// RandomNumberGenerator
module RandomNumberGenerator(clk, rst, load, key_x, seed_r, seed_g, seed_b, Rout, Gout, Bout, Key_ready);
clock: 5.94 ns
lec_check: 0
abc_area: 1
cap_margin: 20
core_margin: 2
core_utilization: 72
cts_cluster_size: 81
hold_slack_margin: -0.1
place_density: 0.8
slew_margin: 20
run.sh (not shown) runs the stock make flow with config.mk's settings and CLKGATE_MAP_FILE=.
Change:
ABC_AREA = not set   (was 1)
CORE_UTILIZATION = 65   (was 72)
CTS_CLUSTER_SIZE = not set   (was 81)
HOLD_SLACK_MARGIN = not set   (was -0.1)
PLACE_DENSITY = not set   (was 0.8)
TNS_END_PERCENT = 75   (was not set)
clock period = 7.31 ns   (was 5.94 ns; I/O delays follow)
Result:
- via count decreases by 25%
- wire length fell by 23%
- cell area decreases by 8.6%
- die area is higher by 3.1%
- area after synthesis drops by 6.8%
Change:
CORE_UTILIZATION = 72   (was 65)
CTS_CLUSTER_DIAMETER = 228   (was not set)
clock period = 8.75 ns   (was 7.31 ns; I/O delays follow)
What happened: Synthesized area stays the same. Via count rises by 3.2%. First-iteration DRC count grows by 16%. Global-route usage rises by 4.0 points. Clock-buffer cell count stays the same. Sequential share of layout area is about the same.
Change:
ABC_AREA = 1   (was not set)
CTS_CLUSTER_DIAMETER = not set   (was 228)
HOLD_SLACK_MARGIN = -0.09   (was not set)
PLACE_DENSITY = 0.42   (was not set)
TNS_END_PERCENT = not set   (was 75)
clock period = 5.46 ns   (was 8.75 ns; I/O delays follow)
=> This time the run completed and failed the layout checks on setup timing; count of clock-buffer cells in the layout shrinks by 2; routed wire length grows by 95%; final cell count grows by 42%; global-route usage grows by 9.7 points; synthesized cell count grows by about 40%; via count grows by 61%.

RandomNumberGenerator again, from the RTL that the note above started with.
Settings: LEC_CHECK=0, ABC_AREA=1, CAP_MARGIN=20, CORE_MARGIN=2, CORE_UTILIZATION=72, CTS_CLUSTER_DIAMETER=374, CTS_CLUSTER_SIZE=99, PLACE_DENSITY=0.42, SETUP_SLACK_MARGIN=-0.1, SLEW_MARGIN=20; clock period 4.5 ns.
The first run failed in global routing (5_1_grt) on GRT-0232.
Then changed:
--- a/flow/config.mk
+++ b/flow/config.mk
@@ -8 +7,0 @@
-export ABC_AREA = 1
@@ -11,5 +10 @@
-export CORE_UTILIZATION = 72
-export CTS_CLUSTER_DIAMETER = 374
-export CTS_CLUSTER_SIZE = 99
-export PLACE_DENSITY = 0.42
-export SETUP_SLACK_MARGIN = -0.1
+export CORE_UTILIZATION = 40
==> flow/constraint.sdc (replaced) <==
create_clock -name core_clock -period 6.91 [get_ports {clk}]
set_input_delay 1.3820 -clock core_clock [delete_from_list [all_inputs] [get_ports {clk}]]
set_output_delay 1.3820 -clock core_clock [all_outputs]
set_load 0.01 [all_outputs]
Outcome: Now the flow produced a clean layout; die size climbs by 66%; synthesized area shrinks by 6.8%; synthesized cell count fell by 28%.
Then changed:
--- a/flow/config.mk
+++ b/flow/config.mk
@@ -7,0 +8 @@
+export ABC_AREA = 1
@@ -10,0 +12,2 @@
+export GPL_TIMING_DRIVEN = 0
+export HOLD_SLACK_MARGIN = 0.27
==> flow/constraint.sdc (replaced) <==
create_clock -name core_clock -period 10.0 [get_ports {clk}]
set_input_delay 2.0000 -clock core_clock [delete_from_list [all_inputs] [get_ports {clk}]]
set_output_delay 2.0000 -clock core_clock [all_outputs]
set_load 0.01 [all_outputs]
After rerunning: Synthesized area went up by a little under a tenth; synthesized cell count went up by well over a third; setup slack is better by 2.8 ns; critical path depth went up by 1; utilization went down by 0.18 points; design area went up by a few percent; via count went up by a quarter to a third.

Setup of trial 49:
Starting RTL as in the previous note.
==> flow/config.mk <==
export PLATFORM = sky130hd
export DESIGN_NAME = RandomNumberGenerator
export DESIGN_NICKNAME = RandomNumberGenerator
export VERILOG_FILES = /design/flow/design.v
export SDC_FILE = /design/flow/constraint.sdc
export NUM_CORES = 4
export LEC_CHECK = 0
export ABC_AREA = 1
export CAP_MARGIN = 20
export CELL_PAD_IN_SITES_DETAIL_PLACEMENT = 0
export CELL_PAD_IN_SITES_GLOBAL_PLACEMENT = 0
export CORE_ASPECT_RATIO = 1.08
export CORE_MARGIN = 2
export CORE_UTILIZATION = 72
export GPL_ROUTABILITY_DRIVEN = 1
export GPL_TIMING_DRIVEN = 1
export MAX_ROUTING_LAYER = met5
export MIN_ROUTING_LAYER = met1
export PLACE_DENSITY = 0.78
export SETUP_SLACK_MARGIN = 1.5
export SLEW_MARGIN = 20
export TNS_END_PERCENT = 100
==> flow/constraint.sdc <==
create_clock -name core_clock -period 5.7 [get_ports {clk}]
set_input_delay 1.1400 -clock core_clock [delete_from_list [all_inputs] [get_ports {clk}]]
set_output_delay 1.1400 -clock core_clock [all_outputs]
set_load 0.01 [all_outputs]
Trial 49: flow complete, layout not clean; failing: negative setup slack
Relative to trial 49, the following input files were edited for trial 53:
- a deleted MAX_ROUTING_LAYER that had been met5
- a deleted CELL_PAD_IN_SITES_DETAIL_PLACEMENT that had been 0
- a deleted CELL_PAD_IN_SITES_GLOBAL_PLACEMENT that had been 0
- a deleted GPL_TIMING_DRIVEN that had been 1
- a deleted CORE_ASPECT_RATIO that had been 1.08
- a deleted ABC_AREA that had been 1
- a deleted GPL_ROUTABILITY_DRIVEN that had been 1
- a change of CORE_UTILIZATION from 72 to 40
- a deleted MIN_ROUTING_LAYER that had been met1
- a deleted PLACE_DENSITY that had been 0.78
- a deleted SETUP_SLACK_MARGIN that had been 1.5
- a deleted TNS_END_PERCENT that had been 100
- a change of the clock period (ns, I/O delays scaled along) from 5.7 to 10.0
### Flow results
Out of trial 49 and trial 53, the only run to close with the timing, DRC and antenna checks passing was trial 53. What the final checks of trial 49 revealed, after a flow that finished every stage, was a layout that fails on negative setup slack. Higher simple-gate share of the synthesized area among trial 49 and trial 53: trial 49. Diff trial 49 -> trial 53: final wirelength saw a decrease; clock tree cell share of total cell area increased 0.61 points; Yosys chip area saw a decrease. Diff trial 49 -> trial 53: non-clock buffer count went down, final instance area went down, share of the clock period used by the worst path went down.
